== try-onyx ==
## soc_top
module soc_top (
    input wire clk,
    input wire reset_n,
    input wire [31:0] cpu_addr,
    input wire [31:0] cpu_data_out,
    input wire cpu_write_enable,
    input wire cpu_read_enable,
    input wire cpu_interrupt_ack,
    output wire [31:0] cpu_data_in,
    output wire [7:0] led_out,
    output wire timer_interrupt,
    output wire [7:0] timer_count,
    output wire [31:0] ram_data_out,
    output wire [7:0] ram_addr_debug
);
    wire timer_select;
    wire led_select;
    wire ram_select;
    wire [31:0] timer_data_out;
    wire timer_ready;
    wire [31:0] led_data_out;
    wire led_ready;
    wire [31:0] ram_data_out_int;
    wire ram_ready;
    assign timer_select = (cpu_addr[31:16] == 16'h4000);   
    assign led_select   = (cpu_addr[31:16] == 16'h4001);   
    assign ram_select   = (cpu_addr[31:16] == 16'h2000);   
    assign cpu_data_in = timer_select ? timer_data_out :
                        led_select   ? led_data_out :
                        ram_select   ? ram_data_out_int :
                        32'h00000000;
    timer_peripheral timer_inst (
        .clk(clk),
        .reset_n(reset_n),
        .addr(cpu_addr[15:0]),
        .data_in(cpu_data_out),
        .data_out(timer_data_out),
        .write_enable(cpu_write_enable & timer_select),
        .read_enable(cpu_read_enable & timer_select),
        .interrupt(timer_interrupt),
        .interrupt_ack(cpu_interrupt_ack),
        .ready(timer_ready),
        .timer_count(timer_count)
    );
    led_gpio_peripheral led_inst (
        .clk(clk),
        .reset_n(reset_n),
        .addr(cpu_addr[15:0]),
        .data_in(cpu_data_out),
        .data_out(led_data_out),
        .write_enable(cpu_write_enable & led_select),
        .read_enable(cpu_read_enable & led_select),
        .led_out(led_out),
        .ready(led_ready)
    );
  ...
For scale: about 2,200 flip-flops, about 160 I/O pins, roughly 94,000 um2 of cells after synthesis.
export LEC_CHECK = 0
export CAP_MARGIN = 20
export CORE_MARGIN = 2
export CORE_UTILIZATION = 72
export CTS_CLUSTER_SIZE = 54
export PLACE_DENSITY = 0.65
export SLEW_MARGIN = 20
create_clock -name core_clock -period 4.06 [get_ports {clk}]
run.sh (not shown) runs the stock make flow with config.mk's settings and CLKGATE_MAP_FILE=.
--- input diff try-onyx..try-sierra ---
==> flow/config.mk <==
export PLATFORM = sky130hd
export DESIGN_NAME = soc_top
export DESIGN_NICKNAME = soc_top
export VERILOG_FILES = /design/flow/design.v
export SDC_FILE = /design/flow/constraint.sdc
export NUM_CORES = 4
export LEC_CHECK = 0
export ABC_AREA = 0
export CAP_MARGIN = 10
export CELL_PAD_IN_SITES_GLOBAL_PLACEMENT = 1
export CORE_ASPECT_RATIO = 0.56
export CORE_MARGIN = 5
export CORE_UTILIZATION = 36
export GPL_ROUTABILITY_DRIVEN = 1
export GPL_TIMING_DRIVEN = 0
export MIN_ROUTING_LAYER = met2
export PLACE_DENSITY = 0.72
export SLEW_MARGIN = 20
export TNS_END_PERCENT = 90
==> flow/constraint.sdc <==
create_clock -name core_clock -period 9.42 [get_ports {clk}]
set_input_delay 1.8840 -clock core_clock [delete_from_list [all_inputs] [get_ports {clk}]]
set_output_delay 1.8840 -clock core_clock [all_outputs]
set_load 0.01 [all_outputs]
[summary]
- For try-sierra, the flow was terminated by a tool error in global routing (5_1_grt) and produced no final design.
- Async set-or-reset flop fraction in the synthesized netlist: try-sierra vs try-onyx identical
- Synthesized area: try-onyx vs try-sierra identical
- Changes observed in try-sierra relative to try-onyx: total core area went up, initial core utilization went down.
#### Input delta (try-indigo over try-sierra)
==> flow/config.mk <==
export PLATFORM = sky130hd
export DESIGN_NAME = soc_top
export DESIGN_NICKNAME = soc_top
export VERILOG_FILES = /design/flow/design.v
export SDC_FILE = /design/flow/constraint.sdc
export NUM_CORES = 4
export LEC_CHECK = 0
export ABC_AREA = 1
export CAP_MARGIN = 0
export CELL_PAD_IN_SITES_DETAIL_PLACEMENT = 1
export CELL_PAD_IN_SITES_GLOBAL_PLACEMENT = 0
export CORE_MARGIN = 3
export CORE_UTILIZATION = 35
export CTS_CLUSTER_DIAMETER = 338
export GPL_TIMING_DRIVEN = 1
export MIN_ROUTING_LAYER = met2
export PLACE_DENSITY_LB_ADDON = 0.28
export SETUP_SLACK_MARGIN = -0.1
export SLEW_MARGIN = 20
export TNS_END_PERCENT = 90
==> flow/constraint.sdc <==
create_clock -name core_clock -period 9.53 [get_ports {clk}]
set_input_delay 1.9060 -clock core_clock [delete_from_list [all_inputs] [get_ports {clk}]]
set_output_delay 1.9060 -clock core_clock [all_outputs]
set_load 0.01 [all_outputs]
Findings:
- Number of cell instances after yosys synthesis (higher): try-indigo
- Looking at placed wire-length estimate across both flows, try-indigo is the stronger of the two, with try-sierra trailing.
- try-indigo ended with every stage complete and zero timing, DRC or antenna violations.
- try-indigo against try-sierra: pre-CTS worst setup slack shows an increase of 1880 ps; net count after synthesis increased 5,095; area after synthesis +3600 um2; die outline area has increased; last weighted congestion value of the routability-driven placer went down by about 26%.
- Compared try-indigo vs try-sierra, and total CTS buffers is up in try-indigo.
- Comparing try-indigo and try-sierra, the higher sequential share of the synthesized area was measured on try-sierra.
- Between try-indigo and try-sierra, the difference in share of the synthesized netlist area taken by xor and xnor gates is negligible.
### try-indigo -> try-tundra
==> flow/config.mk <==
export PLATFORM = sky130hd
export DESIGN_NAME = soc_top
export DESIGN_NICKNAME = soc_top
export VERILOG_FILES = /design/flow/design.v
export SDC_FILE = /design/flow/constraint.sdc
export NUM_CORES = 4
export LEC_CHECK = 0
export CAP_MARGIN = 0
export CELL_PAD_IN_SITES_DETAIL_PLACEMENT = 1
export CORE_MARGIN = 4
export CORE_UTILIZATION = 35
export GPL_TIMING_DRIVEN = 0
export PLACE_DENSITY = 0.5
export SETUP_SLACK_MARGIN = 2.12
export SLEW_MARGIN = 20
Results
Comparing try-tundra and try-indigo, the lower count of plain and timing-repair buffers is on try-indigo. Number of antenna violations at the first check in global routing on try-tundra is up relative to try-indigo. Comparing try-tundra and try-indigo, the higher area added between synthesis and finish was measured on try-tundra. Fraction of synthesized cell area in xor and xnor cells: try-indigo vs try-tundra — no meaningful difference. | clock skew | try-tundra vs try-indigo | better |. ~same cell-internal power in try-tundra and try-indigo.
No activity file was given, so power comes from the tool's default toggle rates.
